==> inputs of job 3035 <==
==> flow/design.v (excerpt) <==
module cordic_advanced #(
    parameter DATA_WIDTH = 18,           
    parameter ANGLE_WIDTH = 32,          
    parameter ITERATIONS = 18,           
    parameter PIPELINE_STAGES = 18       
)(
    input  wire                         clk,
    input  wire                         rst_n,
    input  wire                         enable,
    input  wire signed [DATA_WIDTH-1:0] x_in,
    input  wire signed [DATA_WIDTH-1:0] y_in,
    input  wire signed [ANGLE_WIDTH-1:0] z_in,           
    input  wire                         data_valid_in,
    output wire                         data_ready_out,
    output wire signed [DATA_WIDTH:0]   x_out,
    output wire signed [DATA_WIDTH:0]   y_out,
    output wire signed [ANGLE_WIDTH-1:0] z_out,
    output wire                         data_valid_out,
    input  wire                         data_ready_in,
    output wire                         overflow,
    output wire [15:0]                  iterations_count,
    output wire [31:0]                  throughput_counter
);
clock: 3.64 ns
lec_check: 0
cap_margin: 20
core_margin: 2
core_utilization: 72
place_density: 0.64
slew_margin: 20
run.sh (not shown) runs the stock make flow with config.mk's settings and CLKGATE_MAP_FILE=.
==> job 4594: changes against job 3035 <==
CORE_ASPECT_RATIO = 0.5   (was unset)
CTS_CLUSTER_DIAMETER = 363   (was unset)
CTS_CLUSTER_SIZE = 100   (was unset)
HOLD_SLACK_MARGIN = 0.29   (was unset)
PLACE_DENSITY = 0.38   (was 0.64)
SETUP_SLACK_MARGIN = 0.46   (was unset)
==> flow/constraint.sdc (replaced) <==
create_clock -name core_clock -period 2.43 [get_ports {clk}]
set_input_delay 0.4860 -clock core_clock [delete_from_list [all_inputs] [get_ports {clk}]]
set_output_delay 0.4860 -clock core_clock [all_outputs]
set_load 0.01 [all_outputs]
==> job 6872: changes against job 3035 <==
ABC_AREA = 0   (was unset)
CELL_PAD_IN_SITES_DETAIL_PLACEMENT = 0   (was unset)
CORE_ASPECT_RATIO = 0.7   (was unset)
CORE_UTILIZATION = 19   (was 72)
CTS_CLUSTER_DIAMETER = 262   (was unset)
CTS_CLUSTER_SIZE = 10   (was unset)
GPL_ROUTABILITY_DRIVEN = 0   (was unset)
MAX_ROUTING_LAYER = met5   (was unset)
PLACE_DENSITY = unset   (was 0.64)
SLEW_MARGIN = 5   (was 20)
TNS_END_PERCENT = 90   (was unset)
==> flow/constraint.sdc (replaced) <==
create_clock -name core_clock -period 6.36 [get_ports {clk}]
set_input_delay 1.2720 -clock core_clock [delete_from_list [all_inputs] [get_ports {clk}]]
set_output_delay 1.2720 -clock core_clock [all_outputs]
set_load 0.01 [all_outputs]
==> job 8443: changes against job 3035 <==
CTS_CLUSTER_DIAMETER = 362   (was unset)
PLACE_DENSITY = unset   (was 0.64)
==> flow/constraint.sdc (replaced) <==
create_clock -name core_clock -period 4.04 [get_ports {clk}]
set_input_delay 0.8080 -clock core_clock [delete_from_list [all_inputs] [get_ports {clk}]]
set_output_delay 0.8080 -clock core_clock [all_outputs]
set_load 0.01 [all_outputs]
==> comparison table <==
Max layer used: job 8443 met5; job 6872 met5; job 4594 -; job 3035 met5
Area inside the core boundary: job 8443 171400 µm²; job 6872 650700 µm²; job 4594 170600 µm²; job 3035 171400 µm²
Area share of buffers outside the clock network: job 8443 4.003%; job 6872 2.313%; job 4594 -; job 3035 6.957%
Post-CTS setup buffers: job 8443 0; job 6872 0; job 4594 -; job 3035 20
Flop share of the area: job 8443 25.83%; job 6872 25.02%; job 4594 -; job 3035 24.49%
Cell at the root of the clock tree: job 8443 sky130_fd_sc_hd__clkbuf_16; job 6872 sky130_fd_sc_hd__clkbuf_16; job 4594 -; job 3035 sky130_fd_sc_hd__clkbuf_16
Instance area at placement: job 8443 129800 µm²; job 6872 135500 µm²; job 4594 161900 µm²; job 3035 133400 µm²
Wire length on met2: job 8443 177900 µm; job 6872 146400 µm; job 4594 -; job 3035 186300 µm
Pins over their slew limit: job 8443 0; job 6872 0; job 4594 -; job 3035 0
Total count of hold-check failures in the final report: job 8443 0; job 6872 0; job 4594 -; job 3035 0
Final Instance Area: job 8443 135600 µm²; job 6872 140000 µm²; job 4594 -; job 3035 143100 µm²
First-pass GRT wire length: job 8443 600700 µm; job 6872 576200 µm; job 4594 -; job 3035 610300 µm
Tool warnings: job 8443 110; job 6872 127; job 4594 -; job 3035 115
Post-CTS Hold Buffers: job 8443 1; job 6872 0; job 4594 -; job 3035 1
DP Worst Slack: job 8443 0.002380 ns; job 6872 1.927 ns; job 4594 -1.498 ns; job 3035 -0.1774 ns
Die outline height: job 8443 418.8 µm; job 6872 679.6 µm; job 4594 297.3 µm; job 3035 418.8 µm
Hold-critical path endpoint: job 8443 throughput_cnt[31]$_DFFE_PN0P_; job 6872 -; job 4594 -; job 3035 iteration_counter[0]$_DFFE_PN0P_
Result of the run: job 8443 timing/DRC/antenna clean; job 6872 timing/DRC/antenna clean; job 4594 did not finish; job 3035 failed layout checks
Last stage reached: job 8443 -; job 6872 -; job 4594 clock tree synthesis; job 3035 -
Reasons for failing layout checks: job 8443 -; job 6872 -; job 4594 -; job 3035 setup timing
CTS tree: job 8443 yes; job 6872 yes; job 4594 -; job 3035 yes
Reg-to-reg critical path endpoint: job 8443 z_pipe[6][27]$_DFFE_PN0P_; job 6872 z_pipe[10][31]$_DFFE_PN0P_; job 4594 -; job 3035 x_pipe[17][18]$_DFFE_PN0P_
